== fjord ==
==> flow/design.v (excerpt) <==
module CPU(
    input             clk,
    input             rst,
    input      [31:0] data_out,
    input      [31:0] instr_out,
    output reg        instr_read,
    output reg        data_read,
    output reg [31:0] instr_addr,
    output reg [31:0] data_addr,
    output reg [3:0]  data_write,
    output reg [31:0] data_in
);
Size in the first run: ~5400 cells after synthesis, roughly 1100 flip-flops.
make LEC_CHECK=0 CAP_MARGIN=20 CORE_MARGIN=2 CORE_UTILIZATION=56 SETUP_SLACK_MARGIN=1.32 SLEW_MARGIN=20 TNS_END_PERCENT=5 finish   # period 6.49 ns
run.sh (not shown) runs the stock make flow with config.mk's settings and CLKGATE_MAP_FILE=.
Layout checks on fjord: not met. Flow itself completed; violations: negative setup slack.
Edits applied to the flow inputs when going from fjord to indigo:
- CORE_UTILIZATION: 56 -> 58
- SETUP_SLACK_MARGIN: 1.32 -> 1.52
- the clock period (ns, I/O delays scaled along): 6.49 -> 6.4
--- outcome ---
indigo ends up with lower CTS buffer count than fjord does. No final results exist for indigo, since it was stopped by error ODB-0269 during global routing (5_1_grt). Changes observed in indigo relative to fjord: height of the chip lower, share of the core filled by cells before placement higher, instance count after placement with tap cells included lower, number of H-tree levels roughly the same, post-CTS setup buffer count higher. indigo vs. fjord: number of placement rows went down by about 2.4%. indigo and fjord ended up with nearly the same number of storage elements in the synthesis netlist. In indigo the half-perimeter wire length of the detailed placement result turned out about 3% higher than in fjord. Full die area: indigo better than fjord.

The RTL this note starts from:
==> flow/design.v <==
module alu(rs1,rs2,alu_control,funct3,funct7,zero,alu_out);
input [31:0] rs1;
input [31:0] rs2;
input [3:0] alu_control;
input [2:0] funct3;
input [6:0] funct7;
output reg zero;             
output reg[31:0] alu_out;
always @(*)begin
	alu_out=0;
	zero=0;
	case(alu_control)
		4'b0000:begin 
			case(funct3)
				0:begin
					if(funct7==7'b0000000)begin 
						alu_out=rs1+rs2;
					end
					else begin 
						alu_out=rs1-rs2;
					end
				end
				1:begin
					alu_out=rs1<<rs2[4:0];
				end
				2:begin
					alu_out=($signed(rs1) < $signed(rs2))?1:0;
				end
				3:begin
					alu_out=(rs1<rs2)?1:0;
				end
				4:begin
					alu_out=rs1^rs2;
				end
				5:begin
					if(funct7==7'b0000000)begin
						alu_out=rs1>>rs2[4:0];
					end
					else begin
						alu_out=$signed(rs1)>>>rs2[4:0];
					end
				end
				6:begin
					alu_out=rs1|rs2;
				end
				default:begin
					alu_out=rs1&rs2;
				end
			endcase
		end
		4'b0001:begin 
			alu_out=rs1+rs2;
		end
		4'b0010:begin 
			case(funct3)
				0:begin
					alu_out=rs1+rs2;
				end
				1:begin
					alu_out=rs1<<rs2[4:0];
				end
				2:begin
					alu_out=($signed(rs1)<$signed(rs2))?1:0;
				end
				3:begin
					alu_out=(rs1<rs2)?1:0;
				end
				4:begin
					alu_out=rs1^rs2;
				end
				5:begin
					if(rs2[11:5]==7'b0000000)begin
						alu_out=rs1>>rs2[4:0];
					end
					else begin
						alu_out=$signed(rs1)>>>rs2[4:0];
					end
				end
				6:begin
					alu_out=rs1|rs2;
				end
				default:begin
					alu_out=rs1&rs2;
				end
			endcase
		end
		4'b0011:begin 
			alu_out=rs1+rs2;
		end
		4'b0100:begin 
			case(funct3)
				0:zero=(rs1==rs2);
				1:zero=(rs1!=rs2);
				4:zero=($signed(rs1)<$signed(rs2));
				5:zero=($signed(rs1)>=$signed(rs2));
				6:zero=(rs1<rs2);
				7:zero=(rs1>=rs2);
				default:zero=0;
			endcase
		end
		4'b0101:begin 
			alu_out=rs2;
		end
		4'b0110:begin 
			alu_out=rs1+rs2;
		end
		default:begin
			alu_out=0;
			zero=0;
		end
	endcase
end
endmodule
module decoder(instr_out,control_signal);
input [31:0] instr_out;
output reg [13:0] control_signal;
always @(*) begin
case (instr_out[6:0])
	7'b0110011:begin 
		control_signal=14'b0000_1100_00_0001;
		end
	7'b0000011:begin 
		control_signal=14'b0001_1110_00_1000;
		end
	7'b0010011:begin 
		control_signal=14'b0010_1100_00_1001;
		end
	7'b0100011:begin 
		control_signal=14'b0011_0101_00_1000;
		end
	7'b1100011:begin 
		control_signal=14'b0100_0100_11_0000;
		end
	7'b0110111:begin 
		control_signal=14'b0101_1111_00_1111;
		end
	7'b1100111:begin 
		control_signal=14'b0110_1011_10_1011;
		end
	7'b0010111:begin 
		control_signal=14'b0111_1100_00_0111;
		end
	7'b1101111:begin 
		control_signal=14'b1000_1000_01_0011;
		end
	default:
		control_signal=14'b0000_0000_00_0000;
endcase
end
endmodule
module immgen(instr,imm);
input [31:0] instr;
output reg [31:0]imm;
always@(*)begin
	case(instr[6:0])
		7'b0000011,7'b0010011,7'b1100111:begin           
			if(instr[31]==1)begin 
				imm={{20{1'b1}},instr[31:20]};
			end
			else begin
				imm={{20{1'b0}},instr[31:20]};
			end
		end
		7'b0100011:begin 
			if(instr[31]==1)begin
				imm = {{20{1'b1}} , instr[31:25] , instr[11:7]};
			end
			else begin
				imm = {{20{1'b0}} , instr[31:25] , instr[11:7]};
			end
		end
		7'b1100011:begin  
			if(instr[31]==1)begin
				imm = {{19{1'b1}} , instr[31] , instr[7] , instr[30:25] , instr[11:8],1'b0};
			end
			else begin
				imm = {{19{1'b0}} , instr[31] , instr[7] , instr[30:25] , instr[11:8],1'b0};
			end
		end
		7'b0010111,7'b0110111:begin 
			imm={instr[31:12],{12{1'b0}}};
		end
		7'b1101111:begin 
			if(instr[31]==1)begin
				imm = {{11{1'b1}} , instr[31] , instr[19:12] , instr[20] , instr[30:21] , 1'b0};
			end
			else begin
				imm = {{11{1'b0}} , instr[31] , instr[19:12] , instr[20] , instr[30:21] , 1'b0};
			end
		end
		default:begin
			imm=0;
		end
	endcase
end
endmodule
module regfile(clk,rs1_addr,rs2_addr,rd_addr,reg_wrt,rd_data,rs1_data,rs2_data);
input clk;
input [4:0] rs1_addr;
input [4:0] rs2_addr;
input [4:0] rd_addr;
input reg_wrt;
input [31:0] rd_data;
output reg[31:0] rs1_data;
output reg[31:0] rs2_data;
reg [31:0] r [1:31];
always@(posedge clk) begin
	rs1_data <= (rs1_addr == 5'd0) ? 32'd0 : r[rs1_addr];
	rs2_data <= (rs2_addr == 5'd0) ? 32'd0 : r[rs2_addr];
	if(reg_wrt && rd_addr != 5'd0)
		r[rd_addr] <= rd_data;
end
endmodule
module CPU(
    input             clk,
    input             rst,
    input      [31:0] data_out,
    input      [31:0] instr_out,
    output reg        instr_read,
    output reg        data_read,
    output reg [31:0] instr_addr,
    output reg [31:0] data_addr,
    output reg [3:0]  data_write,
    output reg [31:0] data_in
);
localparam S_IF  = 2'd0;
localparam S_ID  = 2'd1;
localparam S_EX  = 2'd2;
localparam S_MEM = 2'd3;
reg  [1:0]  state;
reg  [31:0] pc;
reg  [31:0] ir;
reg  [1:0]  ld_off;
wire [13:0] signal;
wire [31:0] rs1_data;
wire [31:0] rs2_data;
wire [31:0] imm;
wire [31:0] src2;
wire        zero;
wire [31:0] alu_out;
wire [31:0] pc_plus_imm;
wire [31:0] pc_plus4;
reg  [31:0] rd_data;
reg         reg_wrt;
reg  [31:0] next_pc;
reg  [31:0] ld_data;
wire [6:0] opcode = ir[6:0];
wire [2:0] funct3 = ir[14:12];
wire is_load   = (opcode == 7'b0000011);
wire is_store  = (opcode == 7'b0100011);
wire is_branch = (opcode == 7'b1100011);
wire is_jal    = (opcode == 7'b1101111);
wire is_jalr   = (opcode == 7'b1100111);
wire is_auipc  = (opcode == 7'b0010111);
decoder decoder(
.instr_out(ir),
.control_signal(signal)
);
regfile regfile(
.clk(clk),
.rs1_addr(instr_out[19:15]),
.rs2_addr(instr_out[24:20]),
.rd_addr(ir[11:7]),
.reg_wrt(reg_wrt),
.rd_data(rd_data),
.rs1_data(rs1_data),
.rs2_data(rs2_data)
);
immgen immgen(
.instr(ir),
.imm(imm)
);
assign pc_plus4    = pc + 32'd4;
assign pc_plus_imm = pc + imm;
assign src2 = signal[3] ? imm : rs2_data;
alu alu(
.rs1(rs1_data),
.rs2(src2),
.alu_control(signal[13:10]),
.funct3(funct3),
.funct7(ir[31:25]),
.zero(zero),
.alu_out(alu_out)
);
always @(*) begin
	case (funct3)
		3'b000: begin
			case (ld_off)
				2'd0: ld_data = {{24{data_out[7]}},  data_out[7:0]};
				2'd1: ld_data = {{24{data_out[15]}}, data_out[15:8]};
				2'd2: ld_data = {{24{data_out[23]}}, data_out[23:16]};
				default: ld_data = {{24{data_out[31]}}, data_out[31:24]};
			endcase
		end
		3'b001: ld_data = ld_off[1] ? {{16{data_out[31]}}, data_out[31:16]}
		                            : {{16{data_out[15]}}, data_out[15:0]};
		3'b100: begin
			case (ld_off)
				2'd0: ld_data = {24'd0, data_out[7:0]};
				2'd1: ld_data = {24'd0, data_out[15:8]};
				2'd2: ld_data = {24'd0, data_out[23:16]};
				default: ld_data = {24'd0, data_out[31:24]};
			endcase
		end
		3'b101: ld_data = ld_off[1] ? {16'd0, data_out[31:16]} : {16'd0, data_out[15:0]};
		default: ld_data = data_out;
	endcase
end
always @(*) begin
	if ((is_branch && zero) || is_jal)
		next_pc = pc_plus_imm;
	else if (is_jalr)
		next_pc = {alu_out[31:1], 1'b0};
	else
		next_pc = pc_plus4;
end
always @(*) begin
	reg_wrt = 1'b0;
	rd_data = alu_out;
	if (state == S_MEM) begin
		reg_wrt = 1'b1;
		rd_data = ld_data;
	end else if (state == S_EX && !is_load) begin
		reg_wrt = signal[9];
		if (is_jal || is_jalr)
			rd_data = pc_plus4;
		else if (is_auipc)
			rd_data = pc_plus_imm;
	end
end
always @(*) begin
	instr_read = (state == S_IF);
	instr_addr = pc;
	data_addr  = alu_out;
	data_read  = (state == S_EX) && is_load;
	data_write = 4'b0000;
	data_in    = rs2_data;
	if (state == S_EX && is_store) begin
		case (funct3)
			3'b000: begin
				data_write = 4'b0001 << alu_out[1:0];
				data_in    = {4{rs2_data[7:0]}};
			end
			3'b001: begin
				data_write = alu_out[1] ? 4'b1100 : 4'b0011;
				data_in    = {2{rs2_data[15:0]}};
			end
			default: data_write = 4'b1111;
		endcase
	end
end
always @(posedge clk) begin
	if (rst) begin
		state <= S_IF;
		pc    <= 32'd0;
	end else begin
		case (state)
			S_IF: state <= S_ID;
			S_ID: begin
				ir    <= instr_out;
				state <= S_EX;
			end
			S_EX: begin
				ld_off <= alu_out[1:0];
				if (is_load) begin
					state <= S_MEM;
				end else begin
					pc    <= next_pc;
					state <= S_IF;
				end
			end
			default: begin
				pc    <= pc_plus4;
				state <= S_IF;
			end
		endcase
	end
end
endmodule
Settings: LEC_CHECK=0, ABC_AREA=1, CAP_MARGIN=20, CELL_PAD_IN_SITES_DETAIL_PLACEMENT=1, CELL_PAD_IN_SITES_GLOBAL_PLACEMENT=1, CORE_ASPECT_RATIO=1.1, CORE_MARGIN=2, CORE_UTILIZATION=45, CTS_CLUSTER_SIZE=99, HOLD_SLACK_MARGIN=0.02, PLACE_DENSITY_LB_ADDON=0.11, SLEW_MARGIN=35, TNS_END_PERCENT=55; clock period 13.9 ns.
The starting point went through all stages and came out clean.
Next try:
Settings changed: ABC_AREA 1 to unset, CELL_PAD_IN_SITES_DETAIL_PLACEMENT 1 to unset, CELL_PAD_IN_SITES_GLOBAL_PLACEMENT 1 to unset, CORE_ASPECT_RATIO 1.1 to unset, CTS_CLUSTER_SIZE 99 to unset, HOLD_SLACK_MARGIN 0.02 to unset, PLACE_DENSITY_LB_ADDON 0.11 to unset, SLEW_MARGIN 35 to 20, TNS_END_PERCENT 55 to unset.
Clock period 13.9 ns to 15.0 ns, I/O delays scaled along.
Count of clock-buffer cells in the layout climbs by 21.
Worst hold slack is worse by 9.7 ps.
Synthesized area drops by a few percent.
Global-route usage drops by 6.1 points.
Routed wire length drops by about a fifth.
Next try:
Settings changed: CORE_UTILIZATION 45 to 58, MAX_ROUTING_LAYER set to met4.
Clock period 15.0 ns to 6.4 ns, I/O delays scaled along.
The changed run ended with an error in global routing (5_1_grt). Synthesized area is unchanged. Die size decreases by about a fifth. Synthesized cell count does not change.
Next try:
Settings changed: CORE_UTILIZATION 58 to 52, CTS_CLUSTER_SIZE set to 97, MAX_ROUTING_LAYER met4 to unset, SETUP_SLACK_MARGIN set to 1.59.
Clock period 6.4 ns to 7.01 ns, I/O delays scaled along.
This time the run finished with setup timing left.
Area after synthesis does not change.
Die area rises by about 11%.
Synthesized cell count does not change.
Next try:
Settings changed: CORE_UTILIZATION 52 to 72, CTS_CLUSTER_DIAMETER set to 332, PLACE_DENSITY set to 0.42, SETUP_SLACK_MARGIN 1.59 to unset.
Clock period 7.01 ns to 8.1 ns, I/O delays scaled along.
Effect:
- The changed run aborted during global routing (5_1_grt)
- synthesized area is unchanged
- die size went down by 27%
- synthesized cell count does not change
